==> job 6852 <==
Design breakout, start of the top module:
module breakout
	(
		input         clk,
		input         resetn,        
		input  [1:0]  go,            
		input         paddle_tick,   
		input         ball_tick,     
		output [8:0]  x,
		output [7:0]  y,
		output [2:0]  colour,
		output        plot
	);
clock: 10.4 ns
lec_check: 0
cap_margin: 20
core_margin: 2
core_utilization: 67
cts_cluster_size: 37
slew_margin: 40
run.sh (not shown) runs the stock make flow with config.mk's settings and CLKGATE_MAP_FILE=.
==> inputs of job 1541, as changes to job 6852 <==
ABC_AREA = 1   (was default)
CORE_UTILIZATION = 72   (was 67)
CTS_CLUSTER_SIZE = default   (was 37)
PLACE_DENSITY = 0.84   (was default)
SLEW_MARGIN = 20   (was 40)
==> flow/constraint.sdc (replaced) <==
create_clock -name core_clock -period 8.68 [get_ports {clk}]
set_input_delay 1.7360 -clock core_clock [delete_from_list [all_inputs] [get_ports {clk}]]
set_output_delay 1.7360 -clock core_clock [all_outputs]
set_load 0.01 [all_outputs]
==> inputs of job 8902, as changes to job 6852 <==
CORE_UTILIZATION = 40   (was 67)
CTS_CLUSTER_SIZE = default   (was 37)
SLEW_MARGIN = 20   (was 40)
==> flow/constraint.sdc (replaced) <==
create_clock -name core_clock -period 20.0 [get_ports {clk}]
set_input_delay 4.0000 -clock core_clock [delete_from_list [all_inputs] [get_ports {clk}]]
set_output_delay 4.0000 -clock core_clock [all_outputs]
set_load 0.01 [all_outputs]
==> results <==
Core utilization: job 6852 is higher than job 8902 (29 points). Between job 6852 and job 8902, the lower register-to-register slack is in job 6852 (gap 9700 ps). Between job 8902 and job 6852, the lower via count is in job 8902 (gap 3.0%, measured against job 6852). Combinational power: job 8902 is smaller than job 6852 (49%). In job 8902 the clock power is lower than in job 6852, by 46%. Of job 8902 and job 6852, job 6852 has the higher total power (gap 48%, measured against job 6852). Between job 6852 and job 8902, the lower maximum frequency is in job 6852 (gap 0.69%, measured against job 8902). Job 6852 completed with no timing, DRC or antenna violations. Job 8902 finished with timing, DRC and antenna clean. Job 1541 died in 5_1_grt. In job 8902 the routed wire length is higher than in job 6852, by about 1.3%.
==> figures <==
metric	job 1541	job 6852	job 8902
Status	did not finish	timing/DRC/antenna clean	timing/DRC/antenna clean
Stage where the flow stopped	5_1_grt	-	-
Fraction of power consumed by the clock network	-	27.5%	28.5%
Share of power burned in registers	-	40.0%	39.9%
Portion of netlist area occupied by mux cells	0%	2.170%	2.170%
Worst Max-Slew Pin Slew	-	809.6 ps	1081 ps
Data arrival, critical path	-	9600 ps	9540 ps
Net switching power of the design	-	1.229 mW	0.6442 mW
Max stage delay on crit path	-	700 ps	800 ps
Final setup violation count	-	0	0
Heaviest power group	-	registers	registers
Internal power	-	2.204 mW	1.153 mW
Routed via count divided by cell count	-	6.695	5.884
Final count of pins violating max slew	-	0	0
Crit Reg-Reg Endpoint	-	ND.x[6]	ND.x[7]
Post-route ant nets	-	0	0
Count of fill cells added during filler insertion	-	2033	4476
Instance count after placement with tap cells included	2830	2449	2704
Power dissipated in the clock network	-	0.944 mW	0.512 mW


==> build 94 <==
Starting RTL as in the previous note.
==> flow/config.mk <==
export PLATFORM = sky130hd
export DESIGN_NAME = breakout
export DESIGN_NICKNAME = breakout
export VERILOG_FILES = /design/flow/design.v
export SDC_FILE = /design/flow/constraint.sdc
export NUM_CORES = 4
export LEC_CHECK = 0
export CAP_MARGIN = 20
export CORE_MARGIN = 2
export CORE_UTILIZATION = 70
export CTS_CLUSTER_DIAMETER = 392
export PLACE_DENSITY = 0.38
export SETUP_SLACK_MARGIN = 2.02
export SLEW_MARGIN = 20
export TNS_END_PERCENT = 5
==> flow/constraint.sdc <==
create_clock -name core_clock -period 8.22 [get_ports {clk}]
set_input_delay 1.6440 -clock core_clock [delete_from_list [all_inputs] [get_ports {clk}]]
set_output_delay 1.6440 -clock core_clock [all_outputs]
set_load 0.01 [all_outputs]
==> inputs of build 84, as changes to build 94 <==
--- a/flow/config.mk
+++ b/flow/config.mk
@@ -8,8 +8,5 @@
 export CAP_MARGIN = 20
 export CORE_MARGIN = 2
-export CORE_UTILIZATION = 70
-export CTS_CLUSTER_DIAMETER = 392
-export PLACE_DENSITY = 0.38
-export SETUP_SLACK_MARGIN = 2.02
+export CORE_UTILIZATION = 72
+export CTS_CLUSTER_SIZE = 13
 export SLEW_MARGIN = 20
-export TNS_END_PERCENT = 5
==> flow/constraint.sdc (replaced) <==
create_clock -name core_clock -period 6.77 [get_ports {clk}]
set_input_delay 1.3540 -clock core_clock [delete_from_list [all_inputs] [get_ports {clk}]]
set_output_delay 1.3540 -clock core_clock [all_outputs]
set_load 0.01 [all_outputs]
==> inputs of build 79, as changes to build 94 <==
--- a/flow/config.mk
+++ b/flow/config.mk
@@ -8,8 +8,4 @@
 export CAP_MARGIN = 20
 export CORE_MARGIN = 2
-export CORE_UTILIZATION = 70
-export CTS_CLUSTER_DIAMETER = 392
-export PLACE_DENSITY = 0.38
-export SETUP_SLACK_MARGIN = 2.02
+export CORE_UTILIZATION = 40
 export SLEW_MARGIN = 20
-export TNS_END_PERCENT = 5
==> flow/constraint.sdc (replaced) <==
create_clock -name core_clock -period 9.36 [get_ports {clk}]
set_input_delay 1.8720 -clock core_clock [delete_from_list [all_inputs] [get_ports {clk}]]
set_output_delay 1.8720 -clock core_clock [all_outputs]
set_load 0.01 [all_outputs]
==> impl_metrics.json <==
{
  "clkCellAreaFrac_pct": 3.60,
  "die_h_microns": 161,
  "layout.cells.non_filler": 2754,
  "status": "finished with violations",
  "crit_required_ps": 7240,
  "setup_viol_count_final": 9,
  "gr-usage-met2_pct": 80.8,
  "track_usage_pct": 49.2,
  "violations": "setup timing",
  "nonClkBufAreaFrac_pct": 11.4,
  "layout_setup_ws_ps": -981,
  "fmax_mhz": 129,
  "initial_core_util_pct": 73.3,
  "clkPwrFrac_pct": 24.7,
  "core_area_sq_mm": 0.0243
}
Source of the figures above: build 84

==> impl_metrics.json <==
{
  "clkCellAreaFrac_pct": 4.06,
  "die_h_microns": 164,
  "core_area_sq_mm": 0.0251,
  "track_usage_pct": 39.5,
  "fmax_mhz": 131,
  "status": "timing/DRC/antenna clean",
  "layout_setup_ws_ps": 605,
  "gr-usage-met2_pct": 67.1,
  "setup_viol_count_final": 0
}
Source of the figures above: build 94

==> impl_metrics.json <==
{
  "nonClkBufAreaFrac_pct": 2.01,
  "fmax_mhz": 115,
  "die_h_microns": 215,
  "track_usage_pct": 21.0,
  "setup_viol_count_final": 0,
  "layout.cells.non_filler": 2757,
  "status": "timing/DRC/antenna clean",
  "initial_core_util_pct": 40.4,
  "crit_required_ps": 9820,
  "gr-usage-met2_pct": 34.8,
  "layout_setup_ws_ps": 636,
  "clkCellAreaFrac_pct": 4.52
}
Source of the figures above: build 79



==> job 9165: inputs <==
Starting RTL as in the previous note.
Settings: LEC_CHECK=0, CAP_MARGIN=20, CELL_PAD_IN_SITES_DETAIL_PLACEMENT=1, CORE_MARGIN=2, CORE_UTILIZATION=40, HOLD_SLACK_MARGIN=-0.1, MIN_ROUTING_LAYER=met2, PLACE_DENSITY_LB_ADDON=0.08, SETUP_SLACK_MARGIN=1.41, SLEW_MARGIN=20; clock period 20.0 ns.
==> job 5482: changes against job 9165 <==
==> flow/config.mk (replaced) <==
export PLATFORM = sky130hd
export DESIGN_NAME = breakout
export DESIGN_NICKNAME = breakout
export VERILOG_FILES = /design/flow/design.v
export SDC_FILE = /design/flow/constraint.sdc
export NUM_CORES = 4
export LEC_CHECK = 0
export ABC_AREA = 1
export CAP_MARGIN = 20
export CORE_MARGIN = 2
export CORE_UTILIZATION = 72
export CTS_CLUSTER_DIAMETER = 318
export CTS_CLUSTER_SIZE = 13
export SLEW_MARGIN = 20
==> flow/constraint.sdc (replaced) <==
create_clock -name core_clock -period 7.66 [get_ports {clk}]
set_input_delay 1.5320 -clock core_clock [delete_from_list [all_inputs] [get_ports {clk}]]
set_output_delay 1.5320 -clock core_clock [all_outputs]
set_load 0.01 [all_outputs]
==> run notes <==
run results: routability cong.=around 1.1, sequential share of the synthesized area=35.1%, Distinct lib cells used=63, die area=0.0246 sq mm, status=stopped before the end, TritonCTS Buffers=22, Avg Synthesized Cell Area=7.13 sq um, adder share=6.48%, dpl ws=-2630 ps, Stopped at=global routing (5_1_grt), FP Rows=55
(the above is from job 5482)
==> run notes <==
run results: YS chip area=0.0178 sq mm, Area Growth Syn to Fin=9.46%, Reg power frac=38.3%, status=finished clean, critical path capture point type=register, sequential share of the synthesized area=33.1%, Avg Synthesized Cell Area=8.12 sq um, met2 global-route usage=47.8%, vias in the first global route=25,200, CTS clk-pin slew, worst paths=70 ps, dpl ws=10,860 ps, routability cong.=~0.9, die area=0.0462 sq mm, Tap Cells=592, adder share=6.11%, FP Rows=roughly 77, Resized cells post-CTS=0, pin count of the biggest net entering global routing=~74
(the above is from job 9165)


==> v15 <==
breakout again, from the RTL that the note above started with.
## breakout
module breakout
	(
		input         clk,
		input         resetn,        
		input  [1:0]  go,            
		input         paddle_tick,   
		input         ball_tick,     
		output [8:0]  x,
		output [7:0]  y,
		output [2:0]  colour,
		output        plot
	);
Settings: LEC_CHECK=0, CAP_MARGIN=20, CORE_ASPECT_RATIO=1.49, CORE_MARGIN=5, CORE_UTILIZATION=54, CTS_CLUSTER_SIZE=47, MAX_ROUTING_LAYER=met4, PLACE_DENSITY_LB_ADDON=0.09, SLEW_MARGIN=20; clock period 20.0 ns.
==> v28: changes against v15 <==
CAP_MARGIN = 10   (was 20)
CELL_PAD_IN_SITES_GLOBAL_PLACEMENT = 2   (was unset)
HOLD_SLACK_MARGIN = 0.03   (was unset)
==> Table 3: Implementation characteristics <==
Table: implementation figures

Parameter                              Value

Run status
  Outcome    complete, no violations

Setup path
  Termination of the worst setup path    ND.x[6]$_SDFFE_PN0P_
  Crit path max-delay family    AND-OR/OR-AND gates

Placement
  Total cell area at the placement stage    18200 sq um

Final layout
  Fraction of area in registers    0.310
  Repair and plain buffers    41

Hold path
  Min-delay worst type    reg -> reg

Clock network
  Clock buffers created by TritonCTS    22
# the run above: v15

==> Table 3: Implementation characteristics <==
Physical implementation characteristics

Parameter                              Value

Run status
  Halt Stage    3_1_place_gp_skip_io
  Outcome    did not finish
  First reported error    [ERROR FLW-0024] Place density exceeds 1.0 (current PLACE_DENSITY_LB_ADDON =  0.09). Please check if the value of  PLACE_DENSITY_LB_ADDON is between 0 and 0.99.

Synthesis
  Adder-cell share of the synthesized area    0.0611
  Number of distinct standard cells referenced by the synthesized netlist    112
  Sequential-to-total area share from yosys stat    0.331
  Proportion of netlist area held by the largest area contributor    0.197
  Library cell with the largest summed area after synthesis    sky130_fd_sc_hd__edfxtp_1
  Number of cell instances after yosys synthesis    2193
# the run above: v28

Power is estimated from default activity; no workload was simulated.
